before:
// breakout
module breakout(
		input clk,
		input reset_button,
		input start_button,
		input left_button,
		input right_button,
		input ball_tick,
		input paddle_tick,
		output [5:0] RGB,
		output hsync,
		output vsync,
		output [3:0] tono
    );
export LEC_CHECK = 0
export CAP_MARGIN = 20
export CELL_PAD_IN_SITES_DETAIL_PLACEMENT = 0
export CELL_PAD_IN_SITES_GLOBAL_PLACEMENT = 0
export CORE_ASPECT_RATIO = 0.97
export CORE_MARGIN = 2
export CORE_UTILIZATION = 72
export CTS_CLUSTER_DIAMETER = 37
export CTS_CLUSTER_SIZE = 81
export GPL_ROUTABILITY_DRIVEN = 0
export PLACE_DENSITY_LB_ADDON = 0.01
export SLEW_MARGIN = 20
export TNS_END_PERCENT = 5
create_clock -name core_clock -period 21.4 [get_ports {clk}]
run.sh (not shown) runs the stock make flow with config.mk's settings and CLKGATE_MAP_FILE=.
--- input diff before..after ---
Settings: clearing CTS_CLUSTER_DIAMETER, which used to be 37; clearing CORE_ASPECT_RATIO, which used to be 0.97; swapping 5 for 25 in TNS_END_PERCENT; putting PLACE_DENSITY at 0.71 where nothing was set; swapping 20 for 10 in CAP_MARGIN; swapping 0 for 1 in GPL_ROUTABILITY_DRIVEN; swapping 81 for 62 in CTS_CLUSTER_SIZE; swapping 0 for 2 in CELL_PAD_IN_SITES_DETAIL_PLACEMENT; swapping 72 for 53 in CORE_UTILIZATION; clearing PLACE_DENSITY_LB_ADDON, which used to be 0.01; putting HOLD_SLACK_MARGIN at -0.07 where nothing was set; swapping 21.4 for 19.2 in the clock period (ns, I/O delays scaled along).
==> results <==
- Mean area per synthesized cell: after vs before, no meaningful difference
- From after to before, tally of buffers added on design ports did not move at all.
- As far as post-synthesis async set-or-reset flop share goes, before and after are indistinguishable; the numbers are identical.
- Diff before and after: floorplan row count lower in before
- after vs before, share of the core filled by cells before placement went down by 20 points.
- On chip area line of the yosys report, after tracks before almost exactly.
- When after is set beside before, its vertical die size turns out to be 18% larger.
- before → after: core box area moved up; area of the chip saw an increase.
- FAIL after @ 3_5_place_dp: tool exited with error


Setup of old:
Starting RTL as in the previous note.
Settings: LEC_CHECK=0, ABC_AREA=1, CAP_MARGIN=20, CELL_PAD_IN_SITES_DETAIL_PLACEMENT=0, CELL_PAD_IN_SITES_GLOBAL_PLACEMENT=0, CORE_ASPECT_RATIO=0.97, CORE_MARGIN=2, CORE_UTILIZATION=66, CTS_CLUSTER_DIAMETER=358, GPL_ROUTABILITY_DRIVEN=0, MAX_ROUTING_LAYER=met4, PLACE_DENSITY_LB_ADDON=0.09, SLEW_MARGIN=20; clock period 19.8 ns.
--- input diff old..new ---
Settings: ABC_AREA removed (was 1); CORE_MARGIN changed from 2 to 9; MAX_ROUTING_LAYER removed (was met4); CORE_UTILIZATION changed from 66 to 43; CTS_CLUSTER_DIAMETER changed from 358 to 37; PLACE_DENSITY_LB_ADDON changed from 0.09 to 0.22; CELL_PAD_IN_SITES_DETAIL_PLACEMENT changed from 0 to 1; TNS_END_PERCENT newly set to 25; HOLD_SLACK_MARGIN newly set to 0.15; the clock period (ns, I/O delays scaled along) changed from 19.8 to 12.4.
## What came out
- Diff old..new | number of pins with negative max-slew slack in the final report | unchanged
- Re register-to-register slack: new and old aren't equal, and the lower value belongs to new.
- As of new, row count had risen by more than a quarter compared to old.
- new does worse than old on overall power after layout.
- Summary of old and new: one run falls short of a clean finish, namely new.
- [new] flow finished | final checks: failed | reasons: setup timing
- Global-route total usage across every layer: new vs old down 5.1 points
- The critical path's slowest cell comes out sky130_fd_sc_hd__a211oi_1 in one run and sky130_fd_sc_hd__a21oi_1 in the other, namely in new and old respectively.
- Sort new and old by clock skew after layout, ascending, and old comes first.
- Comparing new and old, the higher clock-buffer cell count was measured on new.


Starting RTL as in the previous note.
==> flow/design.v (excerpt) <==
module breakout(
		input clk,
		input reset_button,
		input start_button,
		input left_button,
		input right_button,
		input ball_tick,
		input paddle_tick,
		output [5:0] RGB,
		output hsync,
		output vsync,
		output [3:0] tono
    );
Settings: LEC_CHECK=0, ABC_AREA=1, CAP_MARGIN=20, CELL_PAD_IN_SITES_DETAIL_PLACEMENT=0, CELL_PAD_IN_SITES_GLOBAL_PLACEMENT=1, CORE_ASPECT_RATIO=1.18, CORE_MARGIN=8, CORE_UTILIZATION=40, CTS_CLUSTER_DIAMETER=101, CTS_CLUSTER_SIZE=52, GPL_TIMING_DRIVEN=0, HOLD_SLACK_MARGIN=0.07, MAX_ROUTING_LAYER=met4, SETUP_SLACK_MARGIN=1.68, SLEW_MARGIN=40; clock period 40.0 ns.
The baseline passed the timing, design-rule and antenna checks.
Rerun with:
Settings changed: ABC_AREA 1 to unset, CELL_PAD_IN_SITES_DETAIL_PLACEMENT 0 to unset, CELL_PAD_IN_SITES_GLOBAL_PLACEMENT 1 to unset, CORE_ASPECT_RATIO 1.18 to unset, CORE_MARGIN 8 to 2, CORE_UTILIZATION 40 to 66, CTS_CLUSTER_DIAMETER 101 to unset, CTS_CLUSTER_SIZE 52 to 37, GPL_TIMING_DRIVEN 0 to unset, HOLD_SLACK_MARGIN 0.07 to unset, MAX_ROUTING_LAYER met4 to unset, SETUP_SLACK_MARGIN 1.68 to unset, SLEW_MARGIN 40 to 20, TNS_END_PERCENT set to 5.
Clock period 40.0 ns to 36.1 ns, I/O delays scaled along.
What happened: Sequential share of layout area is about the same. Cell area decreases by 0.34%. Total power falls by 13%. First-iteration DRC count is higher by 98%. Routed wire length decreases by 6.4%. Final cell count went down by 18%. Critical path depth came out lower by 15. Non-clock buffer count drops by 55. Area after synthesis rises by 1.3%.
Rerun with:
Settings changed: ABC_AREA set to 0, CELL_PAD_IN_SITES_DETAIL_PLACEMENT set to 2, CORE_ASPECT_RATIO set to 0.63, CORE_MARGIN 2 to 8, CORE_UTILIZATION 66 to 47, CTS_CLUSTER_DIAMETER set to 158, CTS_CLUSTER_SIZE 37 to unset, GPL_TIMING_DRIVEN set to 1, MIN_ROUTING_LAYER set to met1, PLACE_DENSITY_LB_ADDON set to 0.25, SLEW_MARGIN 20 to 5, TNS_END_PERCENT 5 to unset.
Clock period 36.1 ns to 29.8 ns, I/O delays scaled along.
Result: The changed run never finished: it broke off in detailed placement with DPL-0033. Area after synthesis is unchanged. Synthesized cell count is unchanged. Die area came out higher by about 50%.
Rerun with:
Settings changed: ABC_AREA 0 to 1, CAP_MARGIN 20 to 15, CELL_PAD_IN_SITES_DETAIL_PLACEMENT 2 to unset, CORE_ASPECT_RATIO 0.63 to unset, CORE_MARGIN 8 to 2, CORE_UTILIZATION 47 to 65, CTS_CLUSTER_DIAMETER 158 to 285, GPL_TIMING_DRIVEN 1 to unset, MIN_ROUTING_LAYER met1 to unset, PLACE_DENSITY_LB_ADDON 0.25 to unset, SLEW_MARGIN 5 to 20.
Clock period 29.8 ns to 12.2 ns, I/O delays scaled along.
Effect:
- This time the run passed the timing, design-rule and antenna checks
- synthesized area came out lower by 1.3%
- die size went down by 34%
- synthesized cell count rose by 14%


breakout again, from the RTL that the note above started with.
// breakout
module breakout(
		input clk,
		input reset_button,
		input start_button,
		input left_button,
		input right_button,
		input ball_tick,
		input paddle_tick,
		output [5:0] RGB,
		output hsync,
		output vsync,
		output [3:0] tono
    );
	wire [5:0] rgb;
	wire hs;
	wire vs;
	wire [9:0] hcount; 
	wire [9:0] vcount;
	wire [9:0] paddle_pos;
	wire [9:0] ball_x;
	wire [9:0] ball_y;
	wire erase_enable;
	wire [5:0] erase_pos;	
	Paddle pd(left_button, right_button, reset_button, clk, paddle_tick, paddle_pos);
	wire [2:0] data;
	wire [2:0] play_sound1;
	wire [1:0] active_data;
	ball bola(paddle_pos, reset_button, start_button, clk, ball_tick, ball_x, ball_y, erase_enable, erase_pos, play_sound1, active_data);
	assign data = 3'b000;
	VGA vga(clk, rgb, hs, vs, hcount, vcount, data, paddle_pos, ball_x, ball_y, reset_button, erase_enable, erase_pos, active_data);
	assign RGB = rgb;
	assign hsync = hs;
	assign vsync = vs;
	wire clk_out_do;
	wire clk_out_re;
	wire clk_out_mi;
	wire clk_out_sol;
	clk_divider #(.limit(32'hBAA)) clk_do (
			.clk(clk),
			.reset(reset_button),
			.clk_d(clk_out_do)
	);
	clk_divider #(.limit(32'hA64)) clk_re (
			.clk(clk),
			.reset(reset_button),
			.clk_d(clk_out_re)
	);
	clk_divider #(.limit(32'h941)) clk_mi (
			.clk(clk),
			.reset(reset_button),
			.clk_d(clk_out_mi)
	);
	clk_divider #(.limit(32'h7C9)) clk_sol ( 
			.clk(clk),
			.reset(reset_button),
			.clk_d(clk_out_sol)
	);
	reg [4:0] address_audio;
  ...
==> flow/config.mk <==
export PLATFORM = sky130hd
export DESIGN_NAME = breakout
export DESIGN_NICKNAME = breakout
export VERILOG_FILES = /design/flow/design.v
export SDC_FILE = /design/flow/constraint.sdc
export NUM_CORES = 4
export LEC_CHECK = 0
export ABC_AREA = 1
export CAP_MARGIN = 30
export CELL_PAD_IN_SITES_DETAIL_PLACEMENT = 1
export CELL_PAD_IN_SITES_GLOBAL_PLACEMENT = 1
export CORE_ASPECT_RATIO = 1.18
export CORE_MARGIN = 8
export CORE_UTILIZATION = 40
export CTS_CLUSTER_DIAMETER = 101
export CTS_CLUSTER_SIZE = 52
export GPL_TIMING_DRIVEN = 0
export HOLD_SLACK_MARGIN = 0.02
export MAX_ROUTING_LAYER = met4
export SETUP_SLACK_MARGIN = 1.68
export SLEW_MARGIN = 40
==> flow/constraint.sdc <==
create_clock -name core_clock -period 40.0 [get_ports {clk}]
set_input_delay 8.0000 -clock core_clock [delete_from_list [all_inputs] [get_ports {clk}]]
set_output_delay 8.0000 -clock core_clock [all_outputs]
set_load 0.01 [all_outputs]
The first run produced a clean layout.
Then changed:
Settings changed: CAP_MARGIN 30 to 20, CELL_PAD_IN_SITES_DETAIL_PLACEMENT 1 to unset, CELL_PAD_IN_SITES_GLOBAL_PLACEMENT 1 to unset, CORE_ASPECT_RATIO 1.18 to unset, CORE_MARGIN 8 to 2, CORE_UTILIZATION 40 to 72, CTS_CLUSTER_DIAMETER 101 to unset, CTS_CLUSTER_SIZE 52 to unset, GPL_TIMING_DRIVEN 0 to unset, HOLD_SLACK_MARGIN 0.02 to unset, MAX_ROUTING_LAYER met4 to unset, PLACE_DENSITY_LB_ADDON set to 0.02, SETUP_SLACK_MARGIN 1.68 to 1.02, SLEW_MARGIN 40 to 20.
Clock period 40.0 ns to 12.2 ns, I/O delays scaled along.
What happened: The new run completed with no timing, DRC or antenna violations. Sequential share of layout area falls by 0.72 points. Hold slack is worse by 0.0065 ns. Sequential power came out higher to 3.4 times its value. Die area shrinks by 48%. Clock-buffer cell count climbs by 33. Routed wire length fell by 14%. Combinational power rose to 4.0 times its value. Worst setup slack loses 20 ns. Via count climbs by 6.1%.
Power and IR drop assume default switching activity.
